<file path="run.sh">
#!/bin/bash
# the make line also repeats each setting of config.mk as NAME=value (left out here)
make -C /OpenROAD-flow-scripts/flow DESIGN_CONFIG=/design/flow/config.mk WORK_HOME=/design/flow/orfs CLKGATE_MAP_FILE= finish
</file>
<file path="config.mk">
export PLATFORM = sky130hd
export DESIGN_NAME = conv_mac
export DESIGN_NICKNAME = conv_mac
export VERILOG_FILES = /design/flow/design.v
export SDC_FILE = /design/flow/constraint.sdc
export NUM_CORES = 4
export LEC_CHECK = 0
export ABC_AREA = 1
export CAP_MARGIN = 15
export CELL_PAD_IN_SITES_DETAIL_PLACEMENT = 0
export CELL_PAD_IN_SITES_GLOBAL_PLACEMENT = 0
export CORE_MARGIN = 2
export CORE_UTILIZATION = 66
export CTS_CLUSTER_DIAMETER = 196
export HOLD_SLACK_MARGIN = 0.29
export MAX_ROUTING_LAYER = met4
export MIN_ROUTING_LAYER = met1
export SETUP_SLACK_MARGIN = -2.0
export SLEW_MARGIN = 20
</file>
<file path="constraint.sdc">
create_clock -name core_clock -period 33.9 [get_ports {clk}]
set_input_delay 6.7800 -clock core_clock [delete_from_list [all_inputs] [get_ports {clk}]]
set_output_delay 6.7800 -clock core_clock [all_outputs]
set_load 0.01 [all_outputs]
</file>
<file path="design.v">
module floating_Mult(
    input               clk, 
    input               rst,
    input       [31:0]  OperandA,
    input       [31:0]  OperandB,
    input               in_valid,
    output              zero_exponent,  
    output              Exception,  
    output              NaN,  
    output reg          out_valid,
    output reg  [31:0]  out
);
    reg sign_out;
    reg normalize;  
    reg [7:0] Exponent_out;
    reg [22:0] Mantissa_out;
    reg [23:0] OperandA_reg, OperandB_reg;  
    reg [47:0] Mantissa_product;
    localparam BIAS = 127;
    always @(*) begin
        out = 32'b0;
        out_valid = 1'b0;
        sign_out = 1'b0;
        normalize = 1'b0;
        Exponent_out = 8'b0;
        Mantissa_out = 23'b0;
        OperandA_reg = 24'b0;
        OperandB_reg = 24'b0;
        Mantissa_product = 48'b0;
        if(~rst) begin
            out = 32'b0;
            out_valid = 1'b0;
        end
        else if(in_valid) begin 
            sign_out = OperandA[31] ^ OperandB[31];
       		OperandA_reg = (|OperandA[30:23]) ? {1'b1, OperandA[22:0]} : {1'b0, OperandA[22:0]};
            OperandB_reg = (|OperandB[30:23]) ? {1'b1, OperandB[22:0]} : {1'b0, OperandB[22:0]};
            Mantissa_product = OperandA_reg * OperandB_reg;
            normalize = Mantissa_product[47];  
            if(~normalize && ~zero_exponent) begin
      			Mantissa_product = Mantissa_product << 1 ;
      			Mantissa_out = Mantissa_product[46:24] + Mantissa_product[23] ;  
      			normalize = Mantissa_product[47];
      			Exponent_out = (OperandA[30:23] + OperandB[30:23] - BIAS);
    		end
  			else begin
  				Mantissa_out = Mantissa_product [46:24];  
  				Exponent_out = (OperandA[30:23] + OperandB[30:23] - BIAS) + normalize;
  			end
            if (zero_exponent) begin
                out = 32'b0;
                out_valid = 1'b1;
            end
            else if(NaN) begin
                out = {sign_out,8'b1111_1111, 23'b111_1111_1111_1111_1111_1111};
                out_valid = 1'b1;
            end
            else if(Exception) begin
                out = {sign_out,8'b1111_1111,23'b0};
                out_valid = 1'b1;
            end
            else if (normalize) begin
                out = {sign_out, Exponent_out, Mantissa_out};
                out_valid = 1'b1;
            end
        end
        else begin  
            out = 32'b0;
            out_valid = 1'b0;
        end
    end
    assign Exception = ( ( (&OperandA[30:23]) && (OperandA[22:0] == 0) )   || ( (&OperandB[30:23]) && (OperandB[22:0] == 0) ) ) ? 1'b1 : 1'b0;
    assign zero_exponent = ((OperandA[30:23] == 0) | (OperandB[30:23] == 0)) ? 1'b1 : 1'b0;
    assign NaN =( ( (OperandA[30:23] == 8'b1111_1111) && (OperandA [22:0] != 23'b0) ) || ( (OperandB[30:23] == 8'b1111_1111) && (OperandB [22:0] != 23'b0) ) ) ? 1 : 0; 
endmodule
module Adder(
    input               clk,
    input               rst,
    input       [31:0]  OperandA,
    input       [31:0]  OperandB,
    input               in_valid,
    output              Exception,  
    output              zero_exponent,
    output              NaN,
    output reg out_valid,
output reg [31:0] out
    );
reg signA;
reg [23:0] mantissaA;
reg [7:0] expA;
reg signB;
reg [23:0] mantissaB;
reg [7:0] expB, expB_new;
reg [24:0] mantissa_sum;
reg [23:0] mantissaB_shift;
reg sign_out;
reg [7:0] exp_out;
reg [22:0] mantissa_out;
reg [8:0] Diff_exponent;  
integer norm_i;
always @(*) begin
    out = 32'b0;
    out_valid = 1'b0;
    expB_new = 8'b0;
    mantissa_sum = 25'b0;
    mantissaB_shift = 24'b0;
    sign_out = 1'b0;
    exp_out = 8'b0;
    mantissa_out = 23'b0;
    Diff_exponent = 9'b0;
    signA = OperandA [31];
    expA = OperandA [30:23];
    mantissaA = (|OperandA[30:23]) ? {1'b1, OperandA[22:0]} : {1'b0, OperandA[22:0]};
    signB = OperandB [31];
    expB = OperandB [30:23];
    mantissaB = (|OperandB[30:23]) ? {1'b1, OperandB[22:0]} : {1'b0, OperandB[22:0]};
    if (~rst) begin
        out = 32'b0;
        out_valid = 1'b0;
    end
    else if(in_valid) begin
       if (expA < expB) begin
            {signA, expA, mantissaA, signB, expB, mantissaB} = {signB, expB, mantissaB, signA, expA, mantissaA};
        end
        Diff_exponent = expA - expB ;
        expB_new = expB + Diff_exponent ;
        mantissaB_shift = (Diff_exponent > 0) ? mantissaB >> Diff_exponent : mantissaB ;
        exp_out = expA;
        if(signA == signB) begin
            mantissa_sum = mantissaA + mantissaB_shift;
            sign_out = signA;
        end
        else begin
        if(mantissaA >= mantissaB_shift) begin
            mantissa_sum = mantissaA - mantissaB_shift;
            sign_out = signA;
        end
        else begin
            mantissa_sum = mantissaB_shift - mantissaA;
            sign_out = signB ;
        end
        end
        if(mantissa_sum[24]) begin
            mantissa_sum = mantissa_sum >> 1;  
            exp_out = exp_out + 1 ;
        end 
        for (norm_i = 0; norm_i < 24; norm_i = norm_i + 1)
            if (~ mantissa_sum[23] & (|mantissa_sum) )
            begin
            mantissa_sum = mantissa_sum << 1;
            exp_out = exp_out - 1;
            end
        mantissa_out = mantissa_sum[22:0];
         if(NaN) begin
            out = {sign_out,8'b1111_1111, 23'b111_1111_1111_1111_1111_1111};
            out_valid = 1'b1;
        end
        else if(Exception) begin
            out = {sign_out,8'b1111_1111,23'b0};
            out_valid = 1'b1;
        end
        else begin
            out = {sign_out, exp_out, mantissa_out};
            out_valid = 1'b1;
        end
    end
    else begin
        out_valid = 1'b0;
    end
end
assign NaN =( ( (OperandA[30:23] == 8'b1111_1111) && (OperandA [22:0] != 23'b0) ) || ( (OperandB[30:23] == 8'b1111_1111) && (OperandB [22:0] != 23'b0) ) ) ? 1 : 0;
assign Exception = ( ( (&OperandA[30:23]) && (OperandA[22:0] == 0) )   || ( (&OperandB[30:23]) && (OperandB[22:0] == 0) ) ) ? 1'b1 : 1'b0;
endmodule 
module Accumulator(
    input               clk, 
    input               rst,
    input    [31:0]     IN1,
    input               in_valid,
    input [7:0]         kernel_size,
    output reg [31:0]   Accumulator,
    output reg              output_valid
    );
wire [31:0] out;
wire [15:0] counter_tmp;
reg  [15:0] counter ;
assign counter_tmp = kernel_size*kernel_size;
always @(posedge clk or negedge rst) begin
    if(~rst) begin
        Accumulator <= 0;
        output_valid <= 0;
        counter <= 0;
    end
    else if (in_valid) begin
      counter <= counter + 1 ;
        if (counter == counter_tmp-1)
          begin
            counter <= 0;
            output_valid <= 1;
            Accumulator <= (counter == 0) ? IN1 : out;  
          end
        else if (counter == 0)begin
          Accumulator <= IN1;  
          output_valid <= 0;
        end
       else
         begin
        Accumulator <= out;
        output_valid <= 0;
         end
    end
    else begin
      Accumulator <= Accumulator;  
      output_valid <= 0;
      end
end
        Adder add_inst(
            .clk(clk),
            .rst(rst),
            .OperandA(IN1),
            .OperandB(Accumulator),
            .in_valid(in_valid),
            .Exception(),
            .zero_exponent(),
            .NaN(),
            .out_valid(),
            .out(out)
        );
endmodule 
module conv_mac (
    input         clk,
    input         rst,           
    input         in_valid,
    input  [31:0] OperandA,      
    input  [31:0] OperandB,      
    input  [7:0]  kernel_size,
    output        out_valid,
    output [31:0] result
);
wire        acc_en;
wire [31:0] mult_result;
floating_Mult multiplier(
    .clk(clk),
    .rst(rst),
    .OperandA(OperandA),
    .OperandB(OperandB),
    .in_valid(in_valid),
    .zero_exponent(),
    .Exception(),
    .NaN(),
    .out_valid(acc_en),
    .out(mult_result)
);
Accumulator accumulator(
    .clk(clk),
    .rst(rst),
    .IN1(mult_result),
    .in_valid(acc_en),
    .Accumulator(result),
    .output_valid(out_valid),
    .kernel_size(kernel_size)
);
endmodule
</file>
==> results of run 1 <==
==> timing repair <==
| item | in CTS | in global routing |
|---|---|---|
| setup buffers | 0 | 38 |
| endpoints found under the setup margin | 0 | 8 |
| gates resized | 0 | 290 |
==> layout make-up <==
type | count | area [sq um] | area share, %
clock inverter | 3 | 26.3 | 0.0466
clock buffer | 5 | 125 | 0.222
sequential | 49 | 1230 | 2.17
multi-input combinational | 5469 | 37100 | 65.8
timing repair buffer | 1360 | 11300 | 20.0
inverter | 1474 | 5540 | 9.82
antenna | 1 | 2.50 | 0.00444
tap | 864 | 1080 | 1.92
==> routing by layer <==
metal	GRT usage (%)	part of all wire, %	up-vias
met1	56.9	35	24400
met3	10.5	13	1195
met5	-	0	-
met4	29.4	7.9	0
li1	-	-	24300
met2	76.4	44	3958
==> through the flow <==
step	hold WS, ns	std cells
2_1_floorplan	0.557	7272
3_3_place_gp	0.596	9177
3_5_place_dp	0.597	9177
4_1_cts	0.611	9185
5_1_grt	0.639	9225
6_report	0.609	9225
==> results.sh, run 1 <==
# flow metrics
export IMPL_status="finished with violations"
export IMPL_so_faults="negative setup slack"
export IMPL_synthCells=7272
export IMPL_slew_viol_final=0
export IMPL_edf_count=0
export IMPL_arrival_ns=36.15
export IMPL_drtAntennaViolNets=0
export IMPL_min_path_cells=2
export IMPL_tightest_slew_ns=1.34
export IMPL_endpoint="accumulator.Accumulator[28]"
export IMPL_path_delay_family="simple AND/OR/NAND/NOR gates"
export IMPL_die_h_um=263
export IMPL_hold_path_end="accumulator.Accumulator[25]"
export IMPL_grt_pass1_wl_um=264000
export IMPL_path_common_cell="nand2_1"
export IMPL_antenna_found_initial=1
export IMPL_gr_total_overflow=0
export IMPL_min_delay_start="accumulator.Accumulator[25]"
export IMPL_top_cells_by_area="fa_1, nand2_1, inv_1"
export IMPL_cts_buffers=5
export IMPL_ys_chip_area_sq_um=44200
export IMPL_hp_class="flop to flop"
export IMPL_place_gp_congestion=1.17
export IMPL_worstReg2RegEnd="accumulator.Accumulator[28]"
export IMPL_tns_ns=-13.93
export IMPL_yosys_cells=7272
export IMPL_io_buffer_count=107
export IMPL_final_cell_area_sq_um=56400
export IMPL_synth_seq_share_pct=2.77
export IMPL_grt_max_degree=89
export IMPL_r2r_cells=171
export IMPL_die_w_um=263
export IMPL_nets=9279
export IMPL_hold_buffers=0
export IMPL_synth_seq_cells=49
export IMPL_fin_skew_ns=0.0130
export IMPL_final_hold_viol_count=0
export IMPL_slew_headroom_pct=10.0
export IMPL_cts_path_max_buffers=2
export IMPL_critPathLaunch="OperandB[29]"
export IMPL_drt_initial_drc_count=6894
export IMPL_yosys_area_share_xor_xnor_pct=4.85
export IMPL_synth_most_common_cell="nand2_1"
export IMPL_ff_type="dfrtp_1"
export IMPL_setup_viol=8
export IMPL_syn2layout_area_growth_pct=27.5
export IMPL_wl_per_cell_um=18.4
export IMPL_path_class="input port to flop"
export IMPL_start_kind="input port"
export IMPL_ios=108
export IMPL_synth_area_sq_um=44200
export IMPL_top_area_share_pct=23.3
export IMPL_log_warning_count=85
export IMPL_ys_sh_adder_pct=32.6
export IMPL_fin_util_pct=85.3
export IMPL_min_period_ns=35.96
export IMPL_worst_slack_ns=-2.06
export IMPL_tritoncts="built"
export IMPL_ys_top_logic_family="simple AND/OR/NAND/NOR gates"
export IMPL_finalClockPeriodUsage_pct=106
export IMPL_avgSynthCellArea_sq_um=6.08
export IMPL_crit_required_ns=34.09
export IMPL_r2r_setup_slack_ns=11.55
export IMPL_htree_num_levels=2
export IMPL_clk_pin_slew_ns=0.09
export IMPL_clock_latency_ns=0.31
export IMPL_fp_util_pct=66.9
export IMPL_yosysUniqueCellTypes=67
export IMPL_post_place_ws_ns=-2.13
export IMPL_critical_path_depth=206
export IMPL_maxCapViolations=0
export IMPL_hpwlAfterDp_um=139000
export IMPL_cts_root_buffer="clkbuf_16"
export IMPL_r2r_start="accumulator.Accumulator[28]"
export IMPL_rows=94
export IMPL_rsz0062_at_grt="yes"
export IMPL_vias_per_cell=5.85
export IMPL_path_max_fanout=22
export IMPL_mux_share_pct=0.362
export IMPL_cp_end_kind="flop"
export IMPL_fillers=4204
export IMPL_cts_sinks=49
export IMPL_firstDrtPassIters=9
export IMPL_dpl_cell_area_sq_um=54900
export IMPL_grtUsageTotal_pct=48.5
export IMPL_yosys_area_top_type="fa_1"
export IMPL_ys_sh_aoi_pct=8.18
export IMPL_drcViolationCount=0
export IMPL_die_area_sq_um=69100
export IMPL_async_flop_share_pct=100
export IMPL_yosys_warnings=3
export IMPL_critPathMaxStageDelay_ns=0.58
export IMPL_coreArea_sq_um=66100
export IMPL_synth_nets=8192
export IMPL_routed_wl_um=169000
export IMPL_timing_fmax_mhz=27.8
export IMPL_grt_pass1_vias=53300
export IMPL_common_cells="nand2_1, inv_1, nor2_1"
export IMPL_ys_sh_simple_pct=35.6
export IMPL_vias=53900
export IMPL_crit_buf_inv=30
export IMPL_cp_slowest_cell="or4_4"
==> run 2: changes to the inputs <==
Settings changed: CAP_MARGIN 15 to 0, CELL_PAD_IN_SITES_DETAIL_PLACEMENT 0 to unset, CELL_PAD_IN_SITES_GLOBAL_PLACEMENT 0 to unset, CORE_ASPECT_RATIO set to 1.57, CORE_MARGIN 2 to 10, CORE_UTILIZATION 66 to 49, CTS_CLUSTER_DIAMETER 196 to 320, CTS_CLUSTER_SIZE set to 100, HOLD_SLACK_MARGIN 0.29 to unset, MAX_ROUTING_LAYER met4 to unset, MIN_ROUTING_LAYER met1 to unset, PLACE_DENSITY_LB_ADDON set to 0.29, SETUP_SLACK_MARGIN -2.0 to unset, TNS_END_PERCENT set to 5.
Clock period 33.9 ns to 44.0 ns, I/O delays scaled along.
==> run 2 against run 1 <==
Effect of this change:
- the run now finishes clean
- worst hold slack improved by 0.0046 ns
- synthesized cell count did not move
- via count down 15%
- area after synthesis stayed put
- die area increased by 49%
- clock skew is 0.0013 ns lower
- wire length shrank 9.9%
- highest routed layer is now met5
==> results.sh, run 2 <==
# flow metrics
export IMPL_hold_path_end="accumulator.Accumulator[2]"
export IMPL_tns_ns=0
export IMPL_setup_viol=0
export IMPL_r2r_setup_slack_ns=18.53
export IMPL_cts_sinks=49
export IMPL_min_path_cells=2
export IMPL_critical_path_depth=206
export IMPL_cts_path_max_buffers=2
export IMPL_grt_pass1_wl_um=243000
export IMPL_start_kind="input port"
export IMPL_critPathLaunch="OperandB[28]"
export IMPL_yosys_warnings=3
export IMPL_ys_top_logic_family="simple AND/OR/NAND/NOR gates"
export IMPL_async_flop_share_pct=100
export IMPL_final_hold_viol_count=0
export IMPL_status="timing/DRC/antenna clean"
export IMPL_ys_sh_simple_pct=35.6
export IMPL_logic_area_sq_um=36400
export IMPL_r2r_start="accumulator.Accumulator[28]"
export IMPL_top_area_share_pct=23.3
export IMPL_cts_root_buffer="clkbuf_16"
export IMPL_critPathMaxStageDelay_ns=0.58
export IMPL_place_gp_congestion=1.01
export IMPL_grtUsageTotal_pct=29.3
export IMPL_yosys_area_share_xor_xnor_pct=4.85
export IMPL_timing_fmax_mhz=24.2
export IMPL_wl_per_cell_um=18.1
export IMPL_path_max_fanout=27
export IMPL_edf_count=0
export IMPL_placedCellCount=8406
export IMPL_hp_class="flop to flop"
export IMPL_common_cells="nand2_1, inv_1, nor2_1"
export IMPL_yosys_cells=7272
export IMPL_coreArea_sq_um=90000
export IMPL_synth_most_common_cell="nand2_1"
export IMPL_use_met1_pct=33.9
export IMPL_mux_share_pct=0.362
export IMPL_fin_skew_ns=0.0116
export IMPL_seq_area_sq_um=1230
export IMPL_fillers=9419
export IMPL_vias=45900
export IMPL_antenna_found_initial=3
export IMPL_fp_util_pct=49.2
export IMPL_slew_headroom_pct=24.0
export IMPL_cp_end_kind="flop"
export IMPL_min_period_ns=41.39
export IMPL_tritoncts="built"
export IMPL_dpl_cell_area_sq_um=46400
export IMPL_synth_seq_cells=49
export IMPL_slew_viol_final=0
export IMPL_synth_area_sq_um=44200
export IMPL_path_delay_family="simple AND/OR/NAND/NOR gates"
export IMPL_final_cell_area_sq_um=47000
export IMPL_synth_nets=8192
export IMPL_ys_sh_adder_pct=32.6
export IMPL_htree_num_levels=2
export IMPL_drt_initial_drc_count=3322
export IMPL_worstReg2RegEnd="accumulator.Accumulator[29]"
export IMPL_vias_per_cell=5.44
export IMPL_hpwlAfterDp_um=129000
export IMPL_crit_buf_inv=25
export IMPL_drcViolationCount=0
export IMPL_crit_required_ns=44.20
export IMPL_ys_chip_area_sq_um=44200
export IMPL_firstDrtPassIters=6
export IMPL_hold_buffers=0
export IMPL_nets=8162
export IMPL_synth_seq_share_pct=2.77
export IMPL_rsz0062_at_grt="no"
export IMPL_log_warning_count=82
export IMPL_fin_cells=8435
export IMPL_clk_pin_slew_ns=0.07
export IMPL_endpoint="accumulator.Accumulator[29]"
export IMPL_drtAntennaViolNets=0
export IMPL_die_area_sq_um=103000
export IMPL_ff_type="dfrtp_1"
export IMPL_gr_total_overflow=0
export IMPL_routed_wl_um=153000
export IMPL_rows=138
export IMPL_top_cells_by_area="fa_1, nand2_1, inv_1"
export IMPL_path_common_cell="nand2_1"
export IMPL_cts_buffers=5
export IMPL_grt_pass1_vias=46500
export IMPL_cp_slowest_cell="or4_1"
export IMPL_maxCapViolations=0
export IMPL_finalClockPeriodUsage_pct=94.1
export IMPL_grt_max_degree=90
export IMPL_path_class="input port to flop"
export IMPL_arrival_ns=41.58
export IMPL_busiest_layer="met2"
export IMPL_yosysUniqueCellTypes=67
export IMPL_tightest_slew_ns=1.14
export IMPL_use_met3_pct=2.89
export IMPL_io_buffer_count=107
export IMPL_synthCells=7272
export IMPL_hold_ws_ns=0.614
export IMPL_use_met2_pct=52.3
export IMPL_ys_sh_aoi_pct=8.18
export IMPL_die_w_um=260
export IMPL_yosys_area_top_type="fa_1"
export IMPL_r2r_cells=167
export IMPL_avgSynthCellArea_sq_um=6.08
export IMPL_min_delay_start="accumulator.Accumulator[2]"
export IMPL_ios=108
export IMPL_syn2layout_area_growth_pct=6.21
export IMPL_die_h_um=396
export IMPL_clock_latency_ns=0.31
## run 2: metal layers
metal	share of wire, %	vias to the layer above
li1	-	22100
met2	50	1594
met3	5.8	431
met1	38	21800
met5	0.0079	-
met4	6.0	2
## run 2: final cells by class
cell class / count / share of cell area (%)
antenna: 2 / 0.0107
clock buffer: 7 / 0.304
clock inverter: 1 / 0.0639
inverter: 1474 / 11.8
multi-input combinational: 5467 / 77.5
sequential: 49 / 2.61
tap: 1190 / 3.17
timing repair buffer: 245 / 4.51
## run 2: per-stage QoR
step,util [%],worst slack (ns)
floorplan,-,7.81
global placement,51.6,0.772
detailed placement,51.6,0.699
CTS,51.7,0.926
global route,52.2,0.0514
finish,52.2,2.61
## run 2: what timing repair did
action                     in CTS  in global routing
setup buffers                   0                 14
resized                         0                 71
setup endpoints to repair       0                  7
==> run 3: changes to the inputs <==
Settings changed: CAP_MARGIN 0 to 15, CELL_PAD_IN_SITES_DETAIL_PLACEMENT set to 0, CELL_PAD_IN_SITES_GLOBAL_PLACEMENT set to 1, CORE_ASPECT_RATIO 1.57 to unset, CORE_MARGIN 10 to 2, CORE_UTILIZATION 49 to 58, CTS_CLUSTER_DIAMETER 320 to 343, CTS_CLUSTER_SIZE 100 to unset, MAX_ROUTING_LAYER set to met4, MIN_ROUTING_LAYER set to met1, PLACE_DENSITY_LB_ADDON 0.29 to 0.2, SETUP_SLACK_MARGIN set to 4.93, TNS_END_PERCENT 5 to unset.
Clock period 44.0 ns to 29.7 ns, I/O delays scaled along.
==> run 3 against run 2 <==
Effect of this change:
- the layout now fails its checks (negative setup slack)
- area after synthesis unchanged
- critical path depth down 4
- setup slack worse by 11 ns
- via count up 28%
- sequential cell count unchanged
- worst hold slack better by 0.019 ns
- register-to-register slack worse by 15 ns
==> results.sh, run 3 <==
# flow metrics
export IMPL_yosysUniqueCellTypes=67
export IMPL_syn2layout_area_growth_pct=47.1
export IMPL_path_common_cell="nand2_2"
export IMPL_min_delay_start="accumulator.counter[10]"
export IMPL_die_area_sq_um=78500
export IMPL_mux_share_pct=0.362
export IMPL_ys_sh_simple_pct=35.6
export IMPL_cp_slowest_cell="a21oi_1"
export IMPL_avgSynthCellArea_sq_um=6.08
export IMPL_tritoncts="built"
export IMPL_async_flop_share_pct=100
export IMPL_crit_buf_inv=32
export IMPL_cts_path_max_buffers=2
export IMPL_yosys_cells=7272
export IMPL_critPathLaunch="OperandB[30]"
export IMPL_crit_required_ns=29.87
export IMPL_yosys_warnings=3
export IMPL_status="finished with violations"
export IMPL_synth_nets=8192
export IMPL_drtAntennaViolNets=0
export IMPL_wl_met3_um=27200
export IMPL_yosys_area_top_type="fa_1"
export IMPL_setup_viol=23
export IMPL_critical_path_depth=202
export IMPL_htree_num_levels=2
export IMPL_path_delay_family="simple AND/OR/NAND/NOR gates"
export IMPL_fp_util_pct=58.4
export IMPL_tns_ns=-121.13
export IMPL_min_period_ns=37.61
export IMPL_common_cells="nand2_1, inv_1, nor2_1"
export IMPL_endpoint="accumulator.Accumulator[27]"
export IMPL_timing_fmax_mhz=26.6
export IMPL_grt_max_degree=89
export IMPL_arrival_ns=37.78
export IMPL_vias_per_cell=5.92
export IMPL_rsz0062_at_grt="yes"
export IMPL_synthCells=7272
export IMPL_final_hold_viol_count=0
export IMPL_die_h_um=280
export IMPL_grt_pass1_wl_um=270000
export IMPL_wl_met1_um=67900
export IMPL_hpwlAfterDp_um=132000
export IMPL_ys_top_logic_family="simple AND/OR/NAND/NOR gates"
export IMPL_clock_latency_ns=0.30
export IMPL_ys_sh_adder_pct=32.6
export IMPL_ys_sh_aoi_pct=8.18
export IMPL_io_buffer_count=107
export IMPL_path_max_fanout=21
export IMPL_maxCapViolations=0
export IMPL_grtUsageTotal_pct=43.5
export IMPL_synth_seq_cells=49
export IMPL_cts_buffers=5
export IMPL_tightest_slew_ns=1.18
export IMPL_vias=58600
export IMPL_yosys_area_share_xor_xnor_pct=4.85
export IMPL_hp_class="flop to flop"
export IMPL_rows=101
export IMPL_coreArea_sq_um=75700
export IMPL_start_kind="input port"
export IMPL_firstDrtPassIters=16
export IMPL_antenna_found_initial=9
export IMPL_nets=9825
export IMPL_path_class="input port to flop"
export IMPL_routed_wl_um=196000
export IMPL_wl_met2_um=84700
export IMPL_ff_type="dfrtp_1"
export IMPL_top_area_share_pct=23.3
export IMPL_cp_end_kind="flop"
export IMPL_hold_path_end="accumulator.counter[10]"
export IMPL_critPathMaxStageDelay_ns=0.90
export IMPL_final_cell_area_sq_um=65100
export IMPL_ys_chip_area_sq_um=44200
export IMPL_place_gp_congestion=1.24
export IMPL_ios=108
export IMPL_cts_root_buffer="clkbuf_16"
export IMPL_edf_count=0
export IMPL_worstReg2RegEnd="accumulator.Accumulator[27]"
export IMPL_r2r_start="accumulator.Accumulator[24]"
export IMPL_fin_skew_ns=0.00926
export IMPL_log_warning_count=85
export IMPL_grt_pass1_vias=54500
export IMPL_min_path_cells=2
export IMPL_r2r_setup_slack_ns=3.92
export IMPL_die_w_um=280
export IMPL_fin_util_pct=86.0
export IMPL_top_cells_by_area="fa_1, nand2_1, inv_1"
export IMPL_slew_headroom_pct=21.6
export IMPL_wl_per_cell_um=19.8
export IMPL_post_place_ws_ns=-4.89
export IMPL_hold_buffers=0
export IMPL_synth_most_common_cell="nand2_1"
export IMPL_gr_total_overflow=0
export IMPL_drt_initial_drc_count=8388
export IMPL_clk_pin_slew_ns=0.07
export IMPL_slew_viol_final=0
export IMPL_so_faults="negative setup slack"
export IMPL_synth_area_sq_um=44200
export IMPL_worst_slack_ns=-7.91
export IMPL_r2r_cells=170
export IMPL_fillers=4233
export IMPL_dr_max_layer_used="met4"
export IMPL_drcViolationCount=0
export IMPL_dpl_cell_area_sq_um=57900
export IMPL_cts_sinks=49
export IMPL_synth_seq_share_pct=2.77
export IMPL_finalClockPeriodUsage_pct=127
run 3: layout make-up:
type                       count  area (sq um)  area share (%)
multi-input combinational   5486         41000            62.9
timing repair buffer        1889         15900            24.5
inverter                    1474          5580            8.58
sequential                    49          1230            1.88
tap                          978          1220            1.88
clock buffer                   6           129           0.198
antenna                        9          22.5          0.0346
clock inverter                 2          15.0          0.0231
run 3: repair_timing:
action,4_1_cts,5_1_grt
cloned,26,15
buffers inserted,162,110
pin swaps,246,400
setup endpoints to repair,26,27
resized,513,673
run 3: per-layer routing:
| metal | global-route usage, % | vias up |
|---|---|---|
| met5 | - | - |
| met1 | 53.5 | 26900 |
| met2 | 68.7 | 4519 |
| met3 | 8.24 | 1705 |
| met4 | 21.4 | 0 |
| li1 | - | 25500 |
run 3: through the flow:
stage,hold slack (ns),instances
final,0.633,9893
after global placement,0.598,9563
after CTS,0.624,9759
after global routing,0.674,9893
after detailed placement,0.614,9563
after floorplan,0.557,7272
==> run 4: changes to the inputs <==
Settings changed: CAP_MARGIN 15 to 20, CELL_PAD_IN_SITES_DETAIL_PLACEMENT 0 to unset, CELL_PAD_IN_SITES_GLOBAL_PLACEMENT 1 to unset, CORE_UTILIZATION 58 to 69, CTS_CLUSTER_DIAMETER 343 to 241, CTS_CLUSTER_SIZE set to 98, MAX_ROUTING_LAYER met4 to unset, MIN_ROUTING_LAYER met1 to unset, PLACE_DENSITY set to 0.36, PLACE_DENSITY_LB_ADDON 0.2 to unset, SETUP_SLACK_MARGIN 4.93 to -1.81, TNS_END_PERCENT set to 10.
Clock period 29.7 ns to 24.0 ns, I/O delays scaled along.
==> run 4 against run 3 <==
Effect of this change:
- the flow now stops in 5_1_grt
- die area down 16%
- area after synthesis unchanged
- synthesized cell count unchanged
==> results.sh, run 4 <==
# physical design summary
export IMPL_synth_area_sq_um=44200
export IMPL_ios=108
export IMPL_rows=92
export IMPL_yosys_cells=7272
export IMPL_ys_sh_adder_pct=32.6
export IMPL_coreArea_sq_um=63200
export IMPL_fp_util_pct=70.0
export IMPL_ys_sh_simple_pct=35.6
export IMPL_die_h_um=257
export IMPL_cts_buffers=5
export IMPL_io_buffer_count=107
export IMPL_status="aborted with a tool error"
export IMPL_ys_sh_aoi_pct=8.18
export IMPL_htree_num_levels=2
export IMPL_common_cells="nand2_1, inv_1, nor2_1"
export IMPL_yosys_warnings=3
export IMPL_placedCellCount=9453
export IMPL_avgSynthCellArea_sq_um=6.08
export IMPL_mux_share_pct=0.362
export IMPL_ys_chip_area_sq_um=44200
export IMPL_yosys_area_top_type="fa_1"
export IMPL_synth_most_common_cell="nand2_1"
export IMPL_top_cells_by_area="fa_1, nand2_1, inv_1"
export IMPL_hpwlAfterDp_um=150000
export IMPL_edf_count=0
export IMPL_async_flop_share_pct=100
export IMPL_stop_error="[ERROR GRT-0116] Global routing finished with congestion. Check the congestion regions in the DRC Viewer."
export IMPL_cts_path_max_buffers=2
export IMPL_yosysUniqueCellTypes=67
export IMPL_stop_stage="5_1_grt"
export IMPL_die_w_um=257
export IMPL_synth_seq_cells=49
export IMPL_die_area_sq_um=66100
export IMPL_yosys_area_share_xor_xnor_pct=4.85
export IMPL_grtUsageTotal_pct=76.5
export IMPL_synth_nets=8192
export IMPL_top_area_share_pct=23.3
export IMPL_place_gp_congestion=1.16
export IMPL_cts_root_buffer="clkbuf_16"
export IMPL_gr_total_overflow=303
export IMPL_synthCells=7272
export IMPL_ys_top_logic_family="simple AND/OR/NAND/NOR gates"
export IMPL_synth_seq_share_pct=2.77
export IMPL_ff_type="dfrtp_1"
export IMPL_cts_sinks=49
==> run 4: layer usage <==
metal / GRT overflow / track usage, %
met1: 11 / 75.7
met2: 151 / 95.7
met3: 12 / 58.7
met4: 129 / 78.1
met5: 0 / 23.7
==> run 4: through the flow <==
stage | instance area (sq um) | util [%] | setup WS, ns | TNS (ns)
detailed placement | 57800 | 91.4 | -9.97 | -170.57
CTS | 59100 | 93.6 | -8.64 | -138.81
global placement | 57800 | 91.4 | -8.27 | -132.42
floorplan | 45000 | - | -6.41 | -83.21
==> run 4: timing repair <==
item / in CTS
gates resized: 193
hold buffers: 0
endpoints found under the setup margin: 23
cloned: 15
pin swaps: 80
setup buffers: 35
==> run 5: changes to the inputs <==
Settings changed: CORE_UTILIZATION 69 to 68, CTS_CLUSTER_DIAMETER 241 to 324, CTS_CLUSTER_SIZE 98 to 31, HOLD_SLACK_MARGIN set to 0.29, PLACE_DENSITY 0.36 to unset, SETUP_SLACK_MARGIN -1.81 to unset, TNS_END_PERCENT 10 to unset.
Clock period 24.0 ns to 33.4 ns, I/O delays scaled along.
==> run 5 against run 4 <==
Effect of this change:
- the run again fails in 5_1_grt
- die area increased by 1.4%
- synthesized cell count unchanged
- area after synthesis did not move
==> results.sh, run 5 <==
# physical design summary
export IMPL_ys_sh_adder_pct=32.6
export IMPL_ios=108
export IMPL_dpl_cell_area_sq_um=55500
export IMPL_io_buffer_count=107
export IMPL_gr_total_overflow=231
export IMPL_yosys_area_top_type="fa_1"
export IMPL_synth_area_sq_um=44200
export IMPL_avgSynthCellArea_sq_um=6.08
export IMPL_ys_top_logic_family="simple AND/OR/NAND/NOR gates"
export IMPL_synthCells=7272
export IMPL_synth_most_common_cell="nand2_1"
export IMPL_cts_sinks=49
export IMPL_die_w_um=259
export IMPL_yosys_area_share_xor_xnor_pct=4.85
export IMPL_mux_share_pct=0.362
export IMPL_top_area_share_pct=23.3
export IMPL_yosysUniqueCellTypes=67
export IMPL_edf_count=0
export IMPL_ys_sh_simple_pct=35.6
export IMPL_stop_stage="5_1_grt"
export IMPL_die_h_um=259
export IMPL_yosys_cells=7272
export IMPL_grtUsageTotal_pct=79.6
export IMPL_cts_root_buffer="clkbuf_16"
export IMPL_hpwlAfterDp_um=134000
export IMPL_async_flop_share_pct=100
export IMPL_htree_num_levels=2
export IMPL_die_area_sq_um=67100
export IMPL_ys_chip_area_sq_um=44200
export IMPL_synth_seq_share_pct=2.77
export IMPL_ff_type="dfrtp_1"
export IMPL_ys_sh_aoi_pct=8.18
export IMPL_yosys_warnings=3
export IMPL_synth_nets=8192
export IMPL_coreArea_sq_um=64300
export IMPL_hold_buffers=0
export IMPL_common_cells="nand2_1, inv_1, nor2_1"
export IMPL_place_gp_congestion=1.19
export IMPL_cts_buffers=5
export IMPL_rows=93
export IMPL_stop_error="[ERROR GRT-0232] Routing congestion too high. Check the congestion heatmap in the GUI."
export IMPL_status="aborted with a tool error"
export IMPL_fp_util_pct=68.7
export IMPL_synth_seq_cells=49
export IMPL_top_cells_by_area="fa_1, nand2_1, inv_1"
export IMPL_cts_path_max_buffers=2
==> run 5: through the flow <==
step	std cells	setup WS, ns	hold slack (ns)	util, %
after CTS	9293	-1.40	0.627	87.7
after detailed placement	9247	-2.57	0.617	86.3
after global placement	9247	-1.51	0.589	86.3
after floorplan	7272	0.0194	0.557	-
==> run 5: routing by layer <==
metal	overflow	track usage [%]
met1	4	79.3
met2	122	96.9
met3	8	64.1
met4	96	79.8
met5	1	30.2
==> run 5: repair_timing <==
action | CTS
gates cloned | 7
buffers inserted | 31
gates resized | 151
setup endpoints to repair | 8
pin swaps | 49
==> run 6: changes to the inputs <==
Settings changed: CELL_PAD_IN_SITES_DETAIL_PLACEMENT set to 0, CELL_PAD_IN_SITES_GLOBAL_PLACEMENT set to 2, CORE_ASPECT_RATIO set to 0.5, CORE_MARGIN 2 to 10, CORE_UTILIZATION 68 to 43, CTS_CLUSTER_DIAMETER 324 to 336, CTS_CLUSTER_SIZE 31 to 99, GPL_ROUTABILITY_DRIVEN set to 0, HOLD_SLACK_MARGIN 0.29 to unset, MAX_ROUTING_LAYER set to met4, MIN_ROUTING_LAYER set to met1, PLACE_DENSITY_LB_ADDON set to 0.3, TNS_END_PERCENT set to 5.
Clock period 33.4 ns to 74.6 ns, I/O delays scaled along.
==> run 6 against run 5 <==
Effect of this change:
- area after synthesis unchanged
- the run now finishes clean
- die area grew 74%
- synthesized cell count is the same
==> results.sh, run 6 <==
# flow metrics
export IMPL_status="timing/DRC/antenna clean"
export IMPL_fin_cells=8531
export IMPL_clock_latency_ns=0.32
export IMPL_synth_seq_share_pct=2.77
export IMPL_synthCells=7272
export IMPL_cts_buffers=5
export IMPL_path_common_cell="nand2_1"
export IMPL_slew_headroom_pct=17.5
export IMPL_logic_area_sq_um=36100
export IMPL_common_cells="nand2_1, inv_1, nor2_1"
export IMPL_nets=8088
export IMPL_tns_ns=0
export IMPL_hp_class="flop to flop"
export IMPL_min_path_cells=2
export IMPL_r2r_start="accumulator.Accumulator[28]"
export IMPL_grt_pass1_wl_um=255000
export IMPL_wl_per_cell_um=18.9
export IMPL_ys_chip_area_sq_um=44200
export IMPL_edf_count=0
export IMPL_final_hold_viol_count=0
export IMPL_cts_root_buffer="clkbuf_16"
export IMPL_synth_most_common_cell="nand2_1"
export IMPL_die_area_sq_um=117000
export IMPL_syn2layout_area_growth_pct=4.70
export IMPL_cts_setup_buffers=0
export IMPL_drcViolationCount=0
export IMPL_critPathLaunch="OperandB[27]"
export IMPL_synth_area_sq_um=44200
export IMPL_hold_buffers=0
export IMPL_grtUsageTotal_pct=27.9
export IMPL_clk_pin_slew_ns=0.08
export IMPL_r2r_cells=167
export IMPL_vias=45900
export IMPL_endpoint="accumulator.Accumulator[27]"
export IMPL_avgSynthCellArea_sq_um=6.08
export IMPL_cp_slowest_cell="a21oi_2"
export IMPL_critical_path_depth=203
export IMPL_coreArea_sq_um=102000
export IMPL_grt_pass1_vias=45900
export IMPL_path_max_fanout=93
export IMPL_top_area_share_pct=23.3
export IMPL_worstReg2RegEnd="accumulator.Accumulator[27]"
export IMPL_ys_sh_aoi_pct=8.18
export IMPL_finalClockPeriodUsage_pct=70.8
export IMPL_start_kind="input port"
export IMPL_fillers=11000
export IMPL_fp_util_pct=43.2
export IMPL_dpl_cell_area_sq_um=46100
export IMPL_timing_fmax_mhz=18.9
export IMPL_ff_type="dfrtp_1"
export IMPL_mux_share_pct=0.362
export IMPL_seq_area_sq_um=1230
export IMPL_firstDrtPassIters=6
export IMPL_die_w_um=474
export IMPL_yosys_warnings=3
export IMPL_top_cells_by_area="fa_1, nand2_1, inv_1"
export IMPL_hpwlAfterDp_um=130000
export IMPL_tightest_slew_ns=1.23
export IMPL_synth_seq_cells=49
export IMPL_yosys_area_share_xor_xnor_pct=4.85
export IMPL_yosysUniqueCellTypes=67
export IMPL_ys_sh_simple_pct=35.6
export IMPL_critPathMaxStageDelay_ns=0.83
export IMPL_synth_nets=8192
export IMPL_fin_skew_ns=0.00736
export IMPL_min_delay_start="accumulator.counter[10]"
export IMPL_fin_util_pct=45.3
export IMPL_ys_top_logic_family="simple AND/OR/NAND/NOR gates"
export IMPL_r2r_setup_slack_ns=44.64
export IMPL_routed_wl_um=161000
export IMPL_log_warning_count=82
export IMPL_min_period_ns=52.79
export IMPL_cts_path_max_buffers=2
export IMPL_cts_sinks=49
export IMPL_tritoncts="built"
export IMPL_drtAntennaViolNets=0
export IMPL_yosys_cells=7272
export IMPL_setup_viol=0
export IMPL_async_flop_share_pct=100
export IMPL_final_cell_area_sq_um=46300
export IMPL_drt_initial_drc_count=3945
export IMPL_gr_total_overflow=0
export IMPL_rsz0062_at_grt="no"
export IMPL_ys_sh_adder_pct=32.6
export IMPL_ios=108
export IMPL_path_delay_family="simple AND/OR/NAND/NOR gates"
export IMPL_cts_resized=0
export IMPL_crit_buf_inv=25
export IMPL_yosys_area_top_type="fa_1"
export IMPL_slew_viol_final=0
export IMPL_die_h_um=247
export IMPL_grt_max_degree=94
export IMPL_io_buffer_count=107
export IMPL_htree_num_levels=2
export IMPL_path_class="input port to flop"
export IMPL_rows=83
export IMPL_antenna_found_initial=0
export IMPL_cp_end_kind="flop"
export IMPL_maxCapViolations=0
export IMPL_arrival_ns=52.98
export IMPL_crit_required_ns=74.79
export IMPL_hold_ws_ns=0.623
export IMPL_placedCellCount=8520
export IMPL_hold_path_end="accumulator.counter[10]"
export IMPL_vias_per_cell=5.38
[run 6: metal layers]
| metal | vias to the layer above | part of all wire, % | track usage [%] |
|---|---|---|---|
| met5 | - | 0 | - |
| met3 | 394 | 5.7 | 2.60 |
| met4 | 0 | 5.0 | 11.8 |
| li1 | 21900 | - | - |
| met1 | 22000 | 43 | 34.6 |
| met2 | 1595 | 47 | 46.8 |
[run 6: area by class of cell]
type	count	area share [%]
Tap cell	1360	3.67
Multi-Input combinational cell	5462	78.0
Clock buffer	5	0.270
Inverter	1474	11.9
Antenna cell	2	0.0108
Timing Repair Buffer	176	3.31
Sequential cell	49	2.65
Clock inverter	3	0.0946
[run 6: metrics by stage]
| step | setup slack (ns) |
|---|---|
| final | 21.81 |
| after floorplan | 32.29 |
| after CTS | 22.45 |
| after global placement | 22.80 |
| after global routing | 17.87 |
| after detailed placement | 22.17 |
==> run 7: changes to the inputs <==
Settings changed: ABC_AREA 1 to unset, CELL_PAD_IN_SITES_DETAIL_PLACEMENT 0 to unset, CELL_PAD_IN_SITES_GLOBAL_PLACEMENT 2 to unset, CORE_ASPECT_RATIO 0.5 to unset, CORE_MARGIN 10 to 2, CORE_UTILIZATION 43 to 40, CTS_CLUSTER_DIAMETER 336 to unset, CTS_CLUSTER_SIZE 99 to unset, GPL_ROUTABILITY_DRIVEN 0 to unset, MAX_ROUTING_LAYER met4 to unset, MIN_ROUTING_LAYER met1 to unset, PLACE_DENSITY_LB_ADDON 0.3 to unset, SETUP_SLACK_MARGIN set to 5.0, TNS_END_PERCENT 5 to unset.
Clock period 74.6 ns to 43.0 ns, I/O delays scaled along.
==> run 7 against run 6 <==
Effect of this change:
- wire length rose by 1.2%
- synthesized cell count shrank 20%
- non-clock buffer count rose by 229
- count of clock-buffer cells in the layout is the same
- critical path depth decreased by 71
- area after synthesis shrank 3.6%
- final area is 5.2% higher
- first-iteration DRC count is 7.2% higher
- via count decreased by 4.4%
==> results.sh, run 7 <==
# flow metrics
export IMPL_top_area_share_pct=24.2
export IMPL_yosys_area_top_type="fa_1"
export IMPL_path_max_fanout=16
export IMPL_rows=119
export IMPL_async_flop_share_pct=100
export IMPL_die_w_um=331
export IMPL_slew_headroom_pct=23.2
export IMPL_synth_area_sq_um=42600
export IMPL_path_class="input port to flop"
export IMPL_maxCapViolations=0
export IMPL_mux_share_pct=4.30
export IMPL_nets=6833
export IMPL_place_gp_congestion=0.997
export IMPL_min_period_ns=36.94
export IMPL_arrival_ns=37.21
export IMPL_tightest_slew_ns=1.15
export IMPL_ys_sh_simple_pct=24.8
export IMPL_grt_max_degree=53
export IMPL_status="timing/DRC/antenna clean"
export IMPL_fin_skew_ns=0.0185
export IMPL_ys_sh_aoi_pct=19.0
export IMPL_min_delay_start="accumulator.counter[0]"
export IMPL_worstReg2RegEnd="accumulator.Accumulator[29]"
export IMPL_yosys_cells=5809
export IMPL_drtAntennaViolNets=0
export IMPL_fp_util_pct=40.4
export IMPL_setup_viol=0
export IMPL_critPathLaunch="OperandB[23]"
export IMPL_drcViolationCount=0
export IMPL_die_area_sq_um=109000
export IMPL_grtUsageTotal_pct=29.0
export IMPL_cp_end_kind="flop"
export IMPL_edf_count=0
export IMPL_clock_latency_ns=0.34
export IMPL_io_buffer_count=107
export IMPL_hp_class="flop to flop"
export IMPL_start_kind="input port"
export IMPL_finalClockPeriodUsage_pct=85.9
export IMPL_ys_chip_area_sq_um=42600
export IMPL_drt_initial_drc_count=4229
export IMPL_clk_pin_slew_ns=0.09
export IMPL_cts_root_buffer="clkbuf_16"
export IMPL_hpwlAfterDp_um=129000
export IMPL_hold_path_end="accumulator.counter[0]"
export IMPL_min_path_cells=1
export IMPL_seq_area_sq_um=1230
export IMPL_routed_wl_um=163000
export IMPL_hold_buffers=0
export IMPL_ios=108
export IMPL_synth_seq_share_pct=2.87
export IMPL_r2r_start="accumulator.Accumulator[25]"
export IMPL_yosys_warnings=3
export IMPL_synth_seq_cells=49
export IMPL_wl_per_cell_um=22.3
export IMPL_die_h_um=331
export IMPL_cts_path_max_buffers=2
export IMPL_top_cells_by_area="fa_1, ha_1, nand2_1"
export IMPL_ys_top_logic_family="adder cells"
export IMPL_htree_num_levels=2
export IMPL_vias_per_cell=6.01
export IMPL_r2r_setup_slack_ns=21.15
export IMPL_antenna_found_initial=1
export IMPL_path_delay_family="adder cells"
export IMPL_grt_pass1_vias=42900
export IMPL_fillers=10800
export IMPL_cts_sinks=49
export IMPL_path_common_cell="ha_1"
export IMPL_timing_fmax_mhz=27.1
export IMPL_ff_type="dfrtp_1"
export IMPL_log_warning_count=82
export IMPL_crit_required_ns=43.26
export IMPL_tns_ns=0
export IMPL_vias=43900
export IMPL_crit_buf_inv=16
export IMPL_tritoncts="built"
export IMPL_avgSynthCellArea_sq_um=7.34
export IMPL_synth_most_common_cell="nand2_1"
export IMPL_synthCells=5809
export IMPL_yosys_area_share_xor_xnor_pct=5.62
export IMPL_yosysUniqueCellTypes=119
export IMPL_coreArea_sq_um=106000
export IMPL_common_cells="nand2_1, inv_1, fa_1"
export IMPL_slew_viol_final=0
export IMPL_rsz0062_at_grt="no"
export IMPL_r2r_cells=105
export IMPL_firstDrtPassIters=7
export IMPL_cts_buffers=5
export IMPL_critical_path_depth=132
export IMPL_ys_sh_adder_pct=33.9
export IMPL_gr_total_overflow=0
export IMPL_synth_nets=6729
export IMPL_logic_area_sq_um=39300
export IMPL_cp_slowest_cell="or4_4"
export IMPL_final_hold_viol_count=0
export IMPL_grt_pass1_wl_um=250000
export IMPL_endpoint="accumulator.Accumulator[29]"
export IMPL_syn2layout_area_growth_pct=14.2
export IMPL_critPathMaxStageDelay_ns=0.56
run 7: final cells by class:
type | instances | area share [%]
Antenna cell | 1 | 0.00514
Clock buffer | 5 | 0.257
Clock inverter | 3 | 0.0591
Inverter | 737 | 5.69
Multi-Input combinational cell | 4715 | 80.7
Sequential cell | 49 | 2.52
Tap cell | 1391 | 3.57
Timing Repair Buffer | 405 | 7.18
run 7: stage by stage:
step / setup WS (ns) / std cells / hold slack (ns) / util (%) / instance area [sq um]
floorplan: 6.76 / 5809 / 0.515 / - / 42600
global placement: 1.67 / 7155 / 0.559 / 43.1 / 45500
CTS: 5.00 / 7183 / 0.586 / 43.8 / 46200
global route: 4.84 / 7305 / 0.624 / 46.1 / 48700
detailed placement: 1.21 / 7155 / 0.571 / 43.1 / 45500
finish: 6.06 / 7306 / 0.585 / 46.1 / 48700
run 7: layer usage:
metal | track usage [%] | routed length [um] | part of all wire (%) | up-vias
met1 | 38.1 | 67200 | 41 | 21700
met2 | 49.0 | 77300 | 47 | 1985
met5 | 0 | 0 | 0 | -
li1 | - | - | - | 19800
met4 | 10.6 | 7310 | 4.5 | 0
met3 | 3.46 | 11500 | 7.0 | 429
run 7: what timing repair did:
| action | in CTS | in global routing |
|---|---|---|
| gates resized | 322 | 363 |
| hold endpoints to repair | 0 | 0 |
| setup buffers | 18 | 109 |
| pin swaps | 14 | 95 |
| endpoints found under the setup margin | 9 | 7 |
| gates cloned | 2 | 13 |
==> run 8: changes to the inputs <==
Settings changed: ABC_AREA set to 0, CELL_PAD_IN_SITES_DETAIL_PLACEMENT set to 2, CORE_ASPECT_RATIO set to 0.55, CORE_MARGIN 2 to 7, CORE_UTILIZATION 40 to 52, GPL_ROUTABILITY_DRIVEN set to 0, GPL_TIMING_DRIVEN set to 0, MIN_ROUTING_LAYER set to met1, PLACE_DENSITY_LB_ADDON set to 0.17, SETUP_SLACK_MARGIN 5.0 to unset, TNS_END_PERCENT set to 65.
Clock period 43.0 ns to 33.2 ns, I/O delays scaled along.
==> run 8 against run 7 <==
Effect of this change:
- area after synthesis unchanged
- die area is 17% lower
- the run now fails in 3_5_place_dp
- synthesized cell count is the same
==> results.sh, run 8 <==
# physical design summary
export IMPL_synth_nets=6729
export IMPL_ys_sh_adder_pct=33.9
export IMPL_yosys_area_top_type="fa_1"
export IMPL_yosys_area_share_xor_xnor_pct=5.62
export IMPL_stop_stage="3_5_place_dp"
export IMPL_edf_count=0
export IMPL_die_area_sq_um=90600
export IMPL_coreArea_sq_um=80700
export IMPL_ys_sh_simple_pct=24.8
export IMPL_ff_type="dfrtp_1"
export IMPL_yosysUniqueCellTypes=119
export IMPL_avgSynthCellArea_sq_um=7.34
export IMPL_synth_seq_share_pct=2.87
export IMPL_ios=108
export IMPL_top_cells_by_area="fa_1, ha_1, nand2_1"
export IMPL_rows=77
export IMPL_ys_sh_aoi_pct=19.0
export IMPL_die_w_um=400
export IMPL_ys_chip_area_sq_um=42600
export IMPL_status="aborted with a tool error"
export IMPL_yosys_cells=5809
export IMPL_synth_seq_cells=49
export IMPL_stop_error="[ERROR DPL-0033] detailed placement checks failed during check placement."
export IMPL_ys_top_logic_family="adder cells"
export IMPL_synth_area_sq_um=42600
export IMPL_top_area_share_pct=24.2
export IMPL_die_h_um=226
export IMPL_synth_most_common_cell="nand2_1"
export IMPL_io_buffer_count=91
export IMPL_yosys_warnings=3
export IMPL_mux_share_pct=4.30
export IMPL_fp_util_pct=52.8
export IMPL_async_flop_share_pct=100
export IMPL_common_cells="nand2_1, inv_1, fa_1"
export IMPL_synthCells=5809
run 8: stage by stage:
| stage | cells | hold WS (ns) | worst slack, ns |
|---|---|---|---|
| floorplan | 5809 | 0.515 | 0.00575 |
| global placement | 6966 | 0.556 | -8.33 |
==> run 9: changes to the inputs <==
Settings changed: ABC_AREA 0 to 1, CAP_MARGIN 20 to 15, CELL_PAD_IN_SITES_GLOBAL_PLACEMENT set to 2, CORE_ASPECT_RATIO 0.55 to 0.73, CORE_MARGIN 7 to 6, CORE_UTILIZATION 52 to 21, CTS_CLUSTER_DIAMETER set to 225, CTS_CLUSTER_SIZE set to 20, GPL_ROUTABILITY_DRIVEN 0 to unset, GPL_TIMING_DRIVEN 0 to unset, MAX_ROUTING_LAYER set to met4, MIN_ROUTING_LAYER met1 to met2, PLACE_DENSITY_LB_ADDON 0.17 to 0.24, TNS_END_PERCENT 65 to unset.
Clock period 33.2 ns to 37.0 ns, I/O delays scaled along.
==> run 9 against run 8 <==
Effect of this change:
- the layout now fails its checks (negative setup slack)
- synthesized cell count increased by 25%
- die area up 140%
- area after synthesis grew 3.7%
==> results.sh, run 9 <==
# flow metrics
export IMPL_crit_required_ns=37.17
export IMPL_tritoncts="built"
export IMPL_critical_path_depth=216
export IMPL_mux_share_pct=0.362
export IMPL_hp_class="flop to flop"
export IMPL_worst_slack_ns=-0.444
export IMPL_maxCapViolations=0
export IMPL_synth_seq_share_pct=2.77
export IMPL_fin_skew_ns=0.00871
export IMPL_ios=108
export IMPL_hpwlAfterDp_um=215000
export IMPL_r2r_setup_slack_ns=12.02
export IMPL_status="finished with violations"
export IMPL_fin_cells=11800
export IMPL_min_delay_start="accumulator.counter[15]"
export IMPL_cp_slowest_cell="nor2_1"
export IMPL_timing_fmax_mhz=26.7
export IMPL_cts_buffers=5
export IMPL_drtAntennaViolNets=0
export IMPL_routed_wl_um=274000
export IMPL_place_gp_congestion=1.02
export IMPL_path_common_cell="nand2_2"
export IMPL_nets=10000
export IMPL_avgSynthCellArea_sq_um=6.08
export IMPL_r2r_start="accumulator.Accumulator[26]"
export IMPL_wl_per_cell_um=23.1
export IMPL_ys_top_logic_family="simple AND/OR/NAND/NOR gates"
export IMPL_worstReg2RegEnd="accumulator.Accumulator[24]"
export IMPL_fin_util_pct=33.8
export IMPL_vias_per_cell=6.43
export IMPL_post_place_ws_ns=-3.82
export IMPL_coreArea_sq_um=209000
export IMPL_setup_viol=7
export IMPL_cts_root_buffer="clkbuf_16"
export IMPL_start_kind="input port"
export IMPL_rows=143
export IMPL_grt_pass1_wl_um=399000
export IMPL_grt_max_degree=89
export IMPL_top_area_share_pct=23.3
export IMPL_rsz0062_at_grt="yes"
export IMPL_ys_sh_aoi_pct=8.18
export IMPL_ys_sh_adder_pct=32.6
export IMPL_synth_seq_cells=49
export IMPL_placedCellCount=11500
export IMPL_path_class="input port to flop"
export IMPL_r2r_cells=179
export IMPL_hold_path_end="accumulator.counter[15]"
export IMPL_path_max_fanout=14
export IMPL_yosys_area_top_type="fa_1"
export IMPL_critPathLaunch="OperandB[12]"
export IMPL_yosys_area_share_xor_xnor_pct=4.85
export IMPL_common_cells="nand2_1, inv_1, nor2_1"
export IMPL_synth_nets=8192
export IMPL_fillers=24700
export IMPL_hold_buffers=0
export IMPL_grt_pass1_vias=91300
export IMPL_hold_ws_ns=0.623
export IMPL_die_h_um=404
export IMPL_cp_end_kind="flop"
export IMPL_gr_total_overflow=0
export IMPL_min_period_ns=37.44
export IMPL_slew_viol_final=0
export IMPL_firstDrtPassIters=10
export IMPL_edf_count=0
export IMPL_finalClockPeriodUsage_pct=101
export IMPL_ff_type="dfrtp_1"
export IMPL_tightest_slew_ns=1.38
export IMPL_top_cells_by_area="fa_1, nand2_1, inv_1"
export IMPL_yosys_warnings=3
export IMPL_synth_most_common_cell="nand2_1"
export IMPL_ys_chip_area_sq_um=44200
export IMPL_vias=76200
export IMPL_log_warning_count=84
export IMPL_yosys_cells=7272
export IMPL_synthCells=7272
export IMPL_yosysUniqueCellTypes=67
export IMPL_ys_sh_simple_pct=35.6
export IMPL_tns_ns=-2.27
export IMPL_drcViolationCount=0
export IMPL_arrival_ns=37.61
export IMPL_clk_pin_slew_ns=0.08
export IMPL_path_delay_family="simple AND/OR/NAND/NOR gates"
export IMPL_cts_path_max_buffers=2
export IMPL_drt_initial_drc_count=7971
export IMPL_antenna_found_initial=0
export IMPL_fp_util_pct=21.2
export IMPL_clock_latency_ns=0.32
export IMPL_logic_area_sq_um=42100
export IMPL_crit_buf_inv=53
export IMPL_async_flop_share_pct=100
export IMPL_endpoint="accumulator.Accumulator[24]"
export IMPL_grtUsageTotal_pct=37.3
export IMPL_critPathMaxStageDelay_ns=1.01
export IMPL_io_buffer_count=107
export IMPL_slew_headroom_pct=7.90
export IMPL_die_w_um=549
export IMPL_seq_area_sq_um=1230
export IMPL_syn2layout_area_growth_pct=59.3
export IMPL_synth_area_sq_um=44200
export IMPL_htree_num_levels=2
export IMPL_so_faults="negative setup slack"
export IMPL_min_path_cells=2
export IMPL_die_area_sq_um=222000
export IMPL_final_hold_viol_count=0
export IMPL_cts_sinks=49
## run 9: cell type report
class,count,share of cell area (%)
antenna,9,0.0320
tap,2755,4.89
inverter,1474,7.94
clock buffer,7,0.202
clock inverter,1,0.0426
timing repair buffer,2061,25.3
sequential,49,1.74
multi-input combinational,5489,59.8
## run 9: stage by stage
| stage | cell area, sq um |
|---|---|
| floorplan | 44200 |
| global placement | 61100 |
| detailed placement | 61100 |
| CTS | 64700 |
| global route | 70400 |
| finish | 70500 |
## run 9: what timing repair did
item                                    4_1_cts  5_1_grt
cloned                                       27       15
buffers inserted                            106      173
endpoints found under the setup margin       12       14
pin swaps                                   169      471
resized                                     617     1047
## run 9: routing by layer
metal | GRT usage, % | wire length [um]
met4 | 3.01 | 11500
met3 | 56.4 | 131000
met5 | - | 0
met1 | - | 0
met2 | 39.2 | 131000
==> run 10: changes to the inputs <==
Settings changed: CELL_PAD_IN_SITES_DETAIL_PLACEMENT 2 to 1.
Clock period 37.0 ns to 74.6 ns, I/O delays scaled along.
==> run 10 against run 9 <==
Effect of this change:
- now clean on timing, DRC and antenna
- register-to-register slack better by 27 ns
- worst hold slack worse by 0.0079 ns
- sequential share of layout area grew 0.79 points
- synthesized cell count stayed put
- die area unchanged
- core utilization decreased by 11 points
- critical path depth is 25 lower
- critical endpoint is now accumulator.Accumulator[28]
- via count decreased by 15%
- clock skew shrank 0.0020 ns
- first-iteration DRC count rose by 2.0%
==> results.sh, run 10 <==
# flow metrics
export IMPL_top_cells_by_area="fa_1, nand2_1, inv_1"
export IMPL_fin_skew_ns=0.00674
export IMPL_fp_util_pct=21.2
export IMPL_crit_buf_inv=22
export IMPL_grt_pass1_wl_um=340000
export IMPL_tns_ns=0
export IMPL_firstDrtPassIters=12
export IMPL_setup_viol=0
export IMPL_final_hold_viol_count=0
export IMPL_yosys_warnings=3
export IMPL_drtAntennaViolNets=0
export IMPL_min_path_cells=2
export IMPL_die_h_um=404
export IMPL_cts_sinks=49
export IMPL_htree_num_levels=2
export IMPL_mux_share_pct=0.362
export IMPL_drt_initial_drc_count=8127
export IMPL_ios=108
export IMPL_vias=65000
export IMPL_endpoint="accumulator.Accumulator[28]"
export IMPL_hold_path_end="accumulator.counter[10]"
export IMPL_gr_total_overflow=0
export IMPL_tritoncts="built"
export IMPL_syn2layout_area_growth_pct=9.65
export IMPL_arrival_ns=59.10
export IMPL_ff_type="dfrtp_1"
export IMPL_synth_nets=8192
export IMPL_path_delay_family="simple AND/OR/NAND/NOR gates"
export IMPL_logic_area_sq_um=36200
export IMPL_io_buffer_count=107
export IMPL_top_area_share_pct=23.3
export IMPL_fillers=26500
export IMPL_rows=143
export IMPL_log_warning_count=83
export IMPL_finalClockPeriodUsage_pct=79.0
export IMPL_die_area_sq_um=222000
export IMPL_hpwlAfterDp_um=176000
export IMPL_die_w_um=549
export IMPL_min_period_ns=58.91
export IMPL_cts_buffers=5
export IMPL_hold_buffers=0
export IMPL_routed_wl_um=227000
export IMPL_cts_setup_buffers=0
export IMPL_cts_resized=0
export IMPL_nets=8119
export IMPL_ys_sh_simple_pct=35.6
export IMPL_grtUsageTotal_pct=32.2
export IMPL_start_kind="input port"
export IMPL_slew_viol_final=0
export IMPL_grt_pass1_vias=75000
export IMPL_tightest_slew_ns=1.33
export IMPL_cp_end_kind="flop"
export IMPL_hp_class="flop to flop"
export IMPL_status="timing/DRC/antenna clean"
export IMPL_synth_area_sq_um=44200
export IMPL_synthCells=7272
export IMPL_wl_per_cell_um=22.7
export IMPL_critical_path_depth=191
export IMPL_seq_area_sq_um=1230
export IMPL_clock_latency_ns=0.32
export IMPL_timing_fmax_mhz=17.0
export IMPL_r2r_cells=156
export IMPL_place_gp_congestion=1.05
export IMPL_r2r_start="accumulator.Accumulator[30]"
export IMPL_r2r_setup_slack_ns=39.50
export IMPL_coreArea_sq_um=209000
export IMPL_grt_max_degree=93
export IMPL_avgSynthCellArea_sq_um=6.08
export IMPL_path_common_cell="nand2_1"
export IMPL_yosysUniqueCellTypes=67
export IMPL_yosys_cells=7272
export IMPL_min_delay_start="accumulator.counter[10]"
export IMPL_crit_required_ns=74.79
export IMPL_common_cells="nand2_1, inv_1, nor2_1"
export IMPL_vias_per_cell=6.51
export IMPL_path_max_fanout=92
export IMPL_yosys_area_top_type="fa_1"
export IMPL_synth_seq_share_pct=2.77
export IMPL_cts_root_buffer="clkbuf_16"
export IMPL_drcViolationCount=0
export IMPL_synth_most_common_cell="nand2_1"
export IMPL_critPathLaunch="OperandB[27]"
export IMPL_path_class="input port to flop"
export IMPL_edf_count=0
export IMPL_synth_seq_cells=49
export IMPL_cp_slowest_cell="a21oi_2"
export IMPL_ys_sh_aoi_pct=8.18
export IMPL_clk_pin_slew_ns=0.08
export IMPL_yosys_area_share_xor_xnor_pct=4.85
export IMPL_antenna_found_initial=1
export IMPL_ys_chip_area_sq_um=44200
export IMPL_rsz0062_at_grt="no"
export IMPL_ys_top_logic_family="simple AND/OR/NAND/NOR gates"
export IMPL_ys_sh_adder_pct=32.6
export IMPL_maxCapViolations=0
export IMPL_slew_headroom_pct=11.6
export IMPL_critPathMaxStageDelay_ns=0.97
export IMPL_async_flop_share_pct=100
export IMPL_cts_path_max_buffers=2
export IMPL_worstReg2RegEnd="accumulator.Accumulator[28]"
run 10: stage by stage:
step                      instances  utilization, %  setup WS (ns)  hold slack (ns)  area [sq um]
after floorplan                7272               -          32.29            0.557         44200
final                          9987            23.2          15.69            0.615         48500
after CTS                      9939            23.1          18.25            0.618         48100
after global routing           9960            23.2          12.50            0.676         48400
after detailed placement       9931            23.0          18.07            0.607         48000
after global placement         9931            23.0          17.68            0.600         48000
run 10: final cells by class:
type                       instances  share of cell area (%)
multi-input combinational       5462                    74.7
inverter                        1474                    11.4
tap                             2755                    7.11
timing repair buffer             207                    3.77
sequential                        49                    2.53
clock buffer                       8                   0.281
antenna                           32                   0.165
run 10: routing by layer:
metal | global-route usage, % | wire (um)
met3 | 48.3 | 110000
met2 | 33.2 | 104000
met1 | - | 0
met4 | 4.33 | 12500
met5 | - | 0
